==> run a: inputs <==
==> flow/design.v (excerpt) <==
module cnn_accel (
    input  logic        clk,
    input  logic        rst,
    input  logic        wr_en,
    input  logic        wr_sel,      
    input  logic [5:0]  wr_addr,
    input  logic [7:0]  wr_data,
    input  logic        start,
    output logic        ready,
    output logic        out_valid,
    output logic [15:0] out_data
);
clock: 10.0 ns
lec_check: 0
abc_area: 1
cap_margin: 20
cell_pad_in_sites_global_placement: 2
core_aspect_ratio: 0.56
core_margin: 2
core_utilization: 40
cts_cluster_diameter: 170
gpl_timing_driven: 0
hold_slack_margin: 0.11
max_routing_layer: met4
min_routing_layer: met2
slew_margin: 20
tns_end_percent: 75
run.sh (not shown) runs the stock make flow with config.mk's settings and CLKGATE_MAP_FILE=.
==> inputs of run b, as changes to run a <==
==> flow/config.mk (replaced) <==
export PLATFORM = sky130hd
export DESIGN_NAME = cnn_accel
export DESIGN_NICKNAME = cnn_accel
export VERILOG_FILES = /design/flow/design.v
export SDC_FILE = /design/flow/constraint.sdc
export NUM_CORES = 4
export LEC_CHECK = 0
export CAP_MARGIN = 5
export CORE_MARGIN = 2
export CORE_UTILIZATION = 56
export GPL_ROUTABILITY_DRIVEN = 0
export MAX_ROUTING_LAYER = met4
export SETUP_SLACK_MARGIN = -0.31
export SLEW_MARGIN = 20
==> inputs of run c, as changes to run a <==
==> flow/config.mk (replaced) <==
export PLATFORM = sky130hd
export DESIGN_NAME = cnn_accel
export DESIGN_NICKNAME = cnn_accel
export VERILOG_FILES = /design/flow/design.v
export SDC_FILE = /design/flow/constraint.sdc
export NUM_CORES = 4
export LEC_CHECK = 0
export ABC_AREA = 1
export CAP_MARGIN = 20
export CORE_MARGIN = 2
export CORE_UTILIZATION = 72
export CTS_CLUSTER_DIAMETER = 231
export MAX_ROUTING_LAYER = met4
export PLACE_DENSITY_LB_ADDON = 0.01
export SETUP_SLACK_MARGIN = 2.07
export SLEW_MARGIN = 20
==> flow/constraint.sdc (replaced) <==
create_clock -name core_clock -period 7.2 [get_ports {clk}]
set_input_delay 1.4400 -clock core_clock [delete_from_list [all_inputs] [get_ports {clk}]]
set_output_delay 1.4400 -clock core_clock [all_outputs]
set_load 0.01 [all_outputs]
==> inputs of run d, as changes to run a <==
==> flow/config.mk (replaced) <==
export PLATFORM = sky130hd
export DESIGN_NAME = cnn_accel
export DESIGN_NICKNAME = cnn_accel
export VERILOG_FILES = /design/flow/design.v
export SDC_FILE = /design/flow/constraint.sdc
export NUM_CORES = 4
export LEC_CHECK = 0
export CAP_MARGIN = 20
export CORE_MARGIN = 4
export CORE_UTILIZATION = 39
export PLACE_DENSITY_LB_ADDON = 0.19
export SLEW_MARGIN = 20
==> flow/constraint.sdc (replaced) <==
create_clock -name core_clock -period 12.5 [get_ports {clk}]
set_input_delay 2.5000 -clock core_clock [delete_from_list [all_inputs] [get_ports {clk}]]
set_output_delay 2.5000 -clock core_clock [all_outputs]
set_load 0.01 [all_outputs]
==> qor summary <==
metric	run b	run a	run c	run d
Worst hold margin	0.339 ns	-	0.355 ns	0.344 ns
Clock network power consumption	0.00324 W	-	0.00439 W	0.00278 W
Run status	complete, no violations	aborted with a tool error	complete, but fails checks	complete, no violations
Last stage reached	-	global routing (5_1_grt)	-	-
Reasons for failing layout checks	-	-	negative setup slack	-
Largest fanout on the critical path	9	-	7	9
Worst setup path startpoint	win[7][7]$_DFFE_PP0P_	-	u_wbuf.buffer[3][3]$_DFFE_PP0P_	win[3][5]$_DFFE_PP0P_
Clock insertion delay at the later pin of the skew report	0.69 ns	-	0.69 ns	0.74 ns
Power Density	230 nW/um^2	-	223 nW/um^2	180 nW/um^2
Std-Cell Core Area	104,000 um^2	149,000 um^2	82,100 um^2	149,000 um^2
Multiplexer fraction of the synthesized cell area	12.4%	0%	0%	12.4%
Die outline height	327 um	293 um	292 um	396 um
Combinational group power	0.00755 W	-	0.00612 W	0.00579 W
Area overhead of the layout relative to synthesis	8.20%	-	12.6%	9.86%
Final worst-path cycle share	84.3%	-	104%	65.1%
And-or/or-and share of the synthesized area	7.14%	6.66%	6.66%	7.14%
Reported max-cap violation count	0	-	0	0
Final #Nets	6,303	-	8,579	6,292
Placement Cell Area	60,500 um^2	63,400 um^2	63,000 um^2	61,200 um^2

========
==> quartz <==
==> flow/design.v <==
module input_buffer #(parameter DATA_WIDTH = 8, parameter SIZE = 64)(
    input logic clk,
    input logic rst,
    input logic write_en,
    input logic [DATA_WIDTH-1:0] data_in,
    output logic [DATA_WIDTH-1:0] data_out,
    input logic [$clog2(SIZE)-1:0] read_addr,
    input logic [$clog2(SIZE)-1:0] write_addr
);
    logic [DATA_WIDTH-1:0] buffer [0:SIZE-1];
    always_ff @(posedge clk or posedge rst) begin
        if (rst)
            for (int i = 0; i < SIZE; i++) buffer[i] <= 0;
        else if (write_en)
            buffer[write_addr] <= data_in;
    end
    assign data_out = buffer[read_addr];
endmodule
module weight_buffer #(parameter DATA_WIDTH = 8, parameter SIZE = 9)(
    input logic clk,
    input logic rst,
    input logic write_en,
    input logic [DATA_WIDTH-1:0] data_in,
    input logic [$clog2(SIZE)-1:0] write_addr,
    output logic [SIZE*DATA_WIDTH-1:0] weights
);
    logic [DATA_WIDTH-1:0] buffer [0:SIZE-1];
    always_ff @(posedge clk or posedge rst) begin
        if (rst)
            for (int i = 0; i < SIZE; i++) buffer[i] <= 0;
        else if (write_en)
            buffer[write_addr] <= data_in;
    end
    for (genvar g = 0; g < SIZE; g++) begin : g_out
        assign weights[g*DATA_WIDTH +: DATA_WIDTH] = buffer[g];
    end
endmodule
module conv2d_core #(parameter DATA_WIDTH = 8)(
    input logic clk,
    input logic rst,
    input logic [9*DATA_WIDTH-1:0] input_window,
    input logic [9*DATA_WIDTH-1:0] weights,
    output logic signed [2*DATA_WIDTH-1:0] conv_out
);
    logic signed [2*DATA_WIDTH-1:0] acc, acc_next;
    always_comb begin
        acc_next = 0;
        for (int i = 0; i < 9; i++) begin
            acc_next += $signed(input_window[i*DATA_WIDTH +: DATA_WIDTH]) * $signed(weights[i*DATA_WIDTH +: DATA_WIDTH]);
        end
    end
    always_ff @(posedge clk or posedge rst) begin
        if (rst)
            acc <= 0;
        else
            acc <= acc_next;
    end
    assign conv_out = acc;
endmodule
module relu #(parameter DATA_WIDTH = 16)(
    input logic signed [DATA_WIDTH-1:0] in,
    output logic signed [DATA_WIDTH-1:0] out
);
    assign out = (in > 0) ? in : 0;
endmodule
module max_pool #(parameter DATA_WIDTH = 8)(
    input logic [DATA_WIDTH-1:0] in0, in1, in2, in3,
    output logic [DATA_WIDTH-1:0] out
);
    assign out = (in0 > in1) ? (in0 > in2 ? (in0 > in3 ? in0 : in3) : (in2 > in3 ? in2 : in3)) :
                              (in1 > in2 ? (in1 > in3 ? in1 : in3) : (in2 > in3 ? in2 : in3));
endmodule
module cnn_accel (
    input  logic        clk,
    input  logic        rst,
    input  logic        wr_en,
    input  logic        wr_sel,      
    input  logic [5:0]  wr_addr,
    input  logic [7:0]  wr_data,
    input  logic        start,
    output logic        ready,
    output logic        out_valid,
    output logic [15:0] out_data
);
    typedef enum logic [1:0] {S_IDLE, S_READ, S_CONV, S_POOL} state_t;
    state_t state;
    logic [3:0] k;           
    logic [1:0] s;           
    logic [1:0] py, px;      
    logic [7:0]  pix;
    logic [5:0]  rd_addr;
    logic [71:0] weights;
    logic [7:0]  win [0:8];
    logic [71:0] win_flat;
    logic signed [15:0] conv_out, relu_out;
    logic [15:0] pool_r [0:3];
    logic [15:0] pool_out;
    logic        out_valid_r;
    assign ready = (state == S_IDLE);
    input_buffer #(.DATA_WIDTH(8), .SIZE(64)) u_ibuf (
        .clk(clk), .rst(rst),
        .write_en(wr_en & ~wr_sel & ready),
        .data_in(wr_data),
        .data_out(pix),
        .read_addr(rd_addr),
        .write_addr(wr_addr)
    );
    weight_buffer #(.DATA_WIDTH(8), .SIZE(9)) u_wbuf (
        .clk(clk), .rst(rst),
        .write_en(wr_en & wr_sel & ready),
        .data_in(wr_data),
        .write_addr(wr_addr[3:0]),
        .weights(weights)
    );
    conv2d_core #(.DATA_WIDTH(8)) u_conv (
        .clk(clk), .rst(rst),
        .input_window(win_flat),
        .weights(weights),
        .conv_out(conv_out)
    );
    for (genvar g = 0; g < 9; g++) begin : g_win
        assign win_flat[g*8 +: 8] = win[g];
    end
    relu #(.DATA_WIDTH(16)) u_relu (.in(conv_out), .out(relu_out));
    max_pool #(.DATA_WIDTH(16)) u_pool (
        .in0(pool_r[0]), .in1(pool_r[1]), .in2(pool_r[2]), .in3(pool_r[3]),
        .out(pool_out)
    );
    logic [1:0] ky, kx;
    always_comb begin
        case (k)
            4'd0: begin ky = 2'd0; kx = 2'd0; end
            4'd1: begin ky = 2'd0; kx = 2'd1; end
            4'd2: begin ky = 2'd0; kx = 2'd2; end
            4'd3: begin ky = 2'd1; kx = 2'd0; end
            4'd4: begin ky = 2'd1; kx = 2'd1; end
            4'd5: begin ky = 2'd1; kx = 2'd2; end
            4'd6: begin ky = 2'd2; kx = 2'd0; end
            4'd7: begin ky = 2'd2; kx = 2'd1; end
            default: begin ky = 2'd2; kx = 2'd2; end
        endcase
    end
    logic [2:0] row, col;
    assign row = {py, 1'b0} + {2'b00, s[1]} + {1'b0, ky};
    assign col = {px, 1'b0} + {2'b00, s[0]} + {1'b0, kx};
    assign rd_addr = {row, col};
    always_ff @(posedge clk or posedge rst) begin
        if (rst) begin
            state       <= S_IDLE;
            k           <= 4'd0;
            s           <= 2'd0;
            py          <= 2'd0;
            px          <= 2'd0;
            out_valid_r <= 1'b0;
            for (int i = 0; i < 9; i++) win[i] <= 8'd0;
            for (int i = 0; i < 4; i++) pool_r[i] <= 16'd0;
        end else begin
            out_valid_r <= 1'b0;
            case (state)
                S_IDLE: begin
                    if (start) begin
                        state <= S_READ;
                        k  <= 4'd0;
                        s  <= 2'd0;
                        py <= 2'd0;
                        px <= 2'd0;
                    end
                end
                S_READ: begin
                    win[k] <= pix;
                    if (k == 4'd8) state <= S_CONV;
                    else k <= k + 4'd1;
                end
                S_CONV: begin
                    state <= S_POOL;
                end
                S_POOL: begin
                    pool_r[s] <= relu_out;
                    k <= 4'd0;
                    if (s == 2'd3) begin
                        out_valid_r <= 1'b1;
                        s <= 2'd0;
                        if (px == 2'd2) begin
                            px <= 2'd0;
                            if (py == 2'd2) begin
                                py <= 2'd0;
                                state <= S_IDLE;
                            end else begin
                                py <= py + 2'd1;
                                state <= S_READ;
                            end
                        end else begin
                            px <= px + 2'd1;
                            state <= S_READ;
                        end
                    end else begin
                        s <= s + 2'd1;
                        state <= S_READ;
                    end
                end
                default: state <= S_IDLE;
            endcase
        end
    end
    assign out_valid = out_valid_r;
    assign out_data  = pool_out;
endmodule
==> flow/run.sh <==
#!/bin/bash
# the make line also repeats each setting of config.mk as NAME=value (left out here)
make -C /OpenROAD-flow-scripts/flow DESIGN_CONFIG=/design/flow/config.mk WORK_HOME=/design/flow/orfs CLKGATE_MAP_FILE= finish
==> flow/config.mk <==
export PLATFORM = sky130hd
export DESIGN_NAME = cnn_accel
export DESIGN_NICKNAME = cnn_accel
export VERILOG_FILES = /design/flow/design.v
export SDC_FILE = /design/flow/constraint.sdc
export NUM_CORES = 4
export LEC_CHECK = 0
export ABC_AREA = 1
export CAP_MARGIN = 20
export CELL_PAD_IN_SITES_GLOBAL_PLACEMENT = 2
export CORE_ASPECT_RATIO = 1.18
export CORE_MARGIN = 2
export CORE_UTILIZATION = 40
export CTS_CLUSTER_DIAMETER = 313
export GPL_TIMING_DRIVEN = 0
export MAX_ROUTING_LAYER = met4
export PLACE_DENSITY_LB_ADDON = 0.28
export SLEW_MARGIN = 35
==> flow/constraint.sdc <==
create_clock -name core_clock -period 10.0 [get_ports {clk}]
set_input_delay 2.0000 -clock core_clock [delete_from_list [all_inputs] [get_ports {clk}]]
set_output_delay 2.0000 -clock core_clock [all_outputs]
set_load 0.01 [all_outputs]
==> inputs of tundra, as changes to quartz <==
==> flow/config.mk (replaced) <==
export PLATFORM = sky130hd
export DESIGN_NAME = cnn_accel
export DESIGN_NICKNAME = cnn_accel
export VERILOG_FILES = /design/flow/design.v
export SDC_FILE = /design/flow/constraint.sdc
export NUM_CORES = 4
export LEC_CHECK = 0
export ABC_AREA = 1
export CAP_MARGIN = 20
export CORE_MARGIN = 2
export CORE_UTILIZATION = 72
export CTS_CLUSTER_DIAMETER = 313
export CTS_CLUSTER_SIZE = 10
export PLACE_DENSITY = 0.38
export SETUP_SLACK_MARGIN = 1.73
export SLEW_MARGIN = 20
export TNS_END_PERCENT = 5
==> flow/constraint.sdc (replaced) <==
create_clock -name core_clock -period 5.94 [get_ports {clk}]
set_input_delay 1.1880 -clock core_clock [delete_from_list [all_inputs] [get_ports {clk}]]
set_output_delay 1.1880 -clock core_clock [all_outputs]
set_load 0.01 [all_outputs]
==> inputs of nickel, as changes to quartz <==
==> flow/config.mk (replaced) <==
export PLATFORM = sky130hd
export DESIGN_NAME = cnn_accel
export DESIGN_NICKNAME = cnn_accel
export VERILOG_FILES = /design/flow/design.v
export SDC_FILE = /design/flow/constraint.sdc
export NUM_CORES = 4
export LEC_CHECK = 0
export ABC_AREA = 1
export CAP_MARGIN = 20
export CORE_MARGIN = 2
export CORE_UTILIZATION = 72
export CTS_CLUSTER_SIZE = 74
export MAX_ROUTING_LAYER = met4
export PLACE_DENSITY_LB_ADDON = 0.01
export SETUP_SLACK_MARGIN = 2.92
export SLEW_MARGIN = 20
==> flow/constraint.sdc (replaced) <==
create_clock -name core_clock -period 10.2 [get_ports {clk}]
set_input_delay 2.0400 -clock core_clock [delete_from_list [all_inputs] [get_ports {clk}]]
set_output_delay 2.0400 -clock core_clock [all_outputs]
set_load 0.01 [all_outputs]
==> inputs of lagoon, as changes to quartz <==
==> flow/config.mk (replaced) <==
export PLATFORM = sky130hd
export DESIGN_NAME = cnn_accel
export DESIGN_NICKNAME = cnn_accel
export VERILOG_FILES = /design/flow/design.v
export SDC_FILE = /design/flow/constraint.sdc
export NUM_CORES = 4
export LEC_CHECK = 0
export CAP_MARGIN = 20
export CORE_MARGIN = 2
export CORE_UTILIZATION = 57
export SLEW_MARGIN = 20
==> flow/constraint.sdc (replaced) <==
create_clock -name core_clock -period 5.2 [get_ports {clk}]
set_input_delay 1.0400 -clock core_clock [delete_from_list [all_inputs] [get_ports {clk}]]
set_output_delay 1.0400 -clock core_clock [all_outputs]
set_load 0.01 [all_outputs]
==> qor summary <==
	quartz	tundra	lagoon	nickel
Full die area	0.153 mm^2	0.0854 mm^2	0.105 mm^2	0.0854 mm^2
N_taps	1950	1070	1368	1070
Period minus WS final	8.61 ns	7.53 ns	7.45 ns	7.71 ns
AND-OR/OR-AND share of the synthesized area	6.66%	6.66%	7.14%	6.66%
Top cell area share	31.4%	31.4%	32.0%	31.4%
Via density	5.17	6.08	5.85	6.06
Result of the run	finished clean	finished with violations	finished with violations	finished clean
Layout check failures	-	setup timing	setup timing	-
Synthesis area per yosys	0.0598 mm^2	0.0598 mm^2	0.0586 mm^2	0.0598 mm^2
Unrepaired setup endpoints after global routing	false	true	true	true
Post-synthesis cell count from yosys	7385	7385	5308	7385
Wire length of the first global-routing pass	363 mm	306 mm	288 mm	299 mm
Reg-to-reg slack, setup	1.39 ns	-1.59 ns	-2.25 ns	2.49 ns
Maximum single-stage delay on the critical path	0.62 ns	0.58 ns	0.61 ns	0.57 ns
Number of placed instances, taps included	9412	8549	6988	8201
Design Area, Final	0.0669 mm^2	0.0677 mm^2	0.0685 mm^2	0.0647 mm^2
Net switching power of the design	4.74 mW	7.94 mW	14.5 mW	4.29 mW
Launching instance or port of the critical path	win[8][7]	u_wbuf.buffer[4][1]	u_wbuf.buffer[6][1]	u_wbuf.buffer[8][4]
Floorplan net count	8385	8385	6308	8385
XOR/XNOR Area Share	0.642%	0.642%	1.40%	0.642%
Number of global-route vias before repair	50200	53200	44400	50800
Slowest CP cell	sky130_fd_sc_hd__fa_1	sky130_fd_sc_hd__fa_1	sky130_fd_sc_hd__fa_2	sky130_fd_sc_hd__fa_1
Total area of multi-input combinational cells	0.0346 mm^2	0.0361 mm^2	0.0366 mm^2	0.0348 mm^2
Worst EP required	10.55 ns	6.48 ns	5.76 ns	10.75 ns
Power of the sequential group	3.19 mW	5.46 mW	6.88 mW	3.18 mW
Power is estimated from default activity; no workload was simulated.
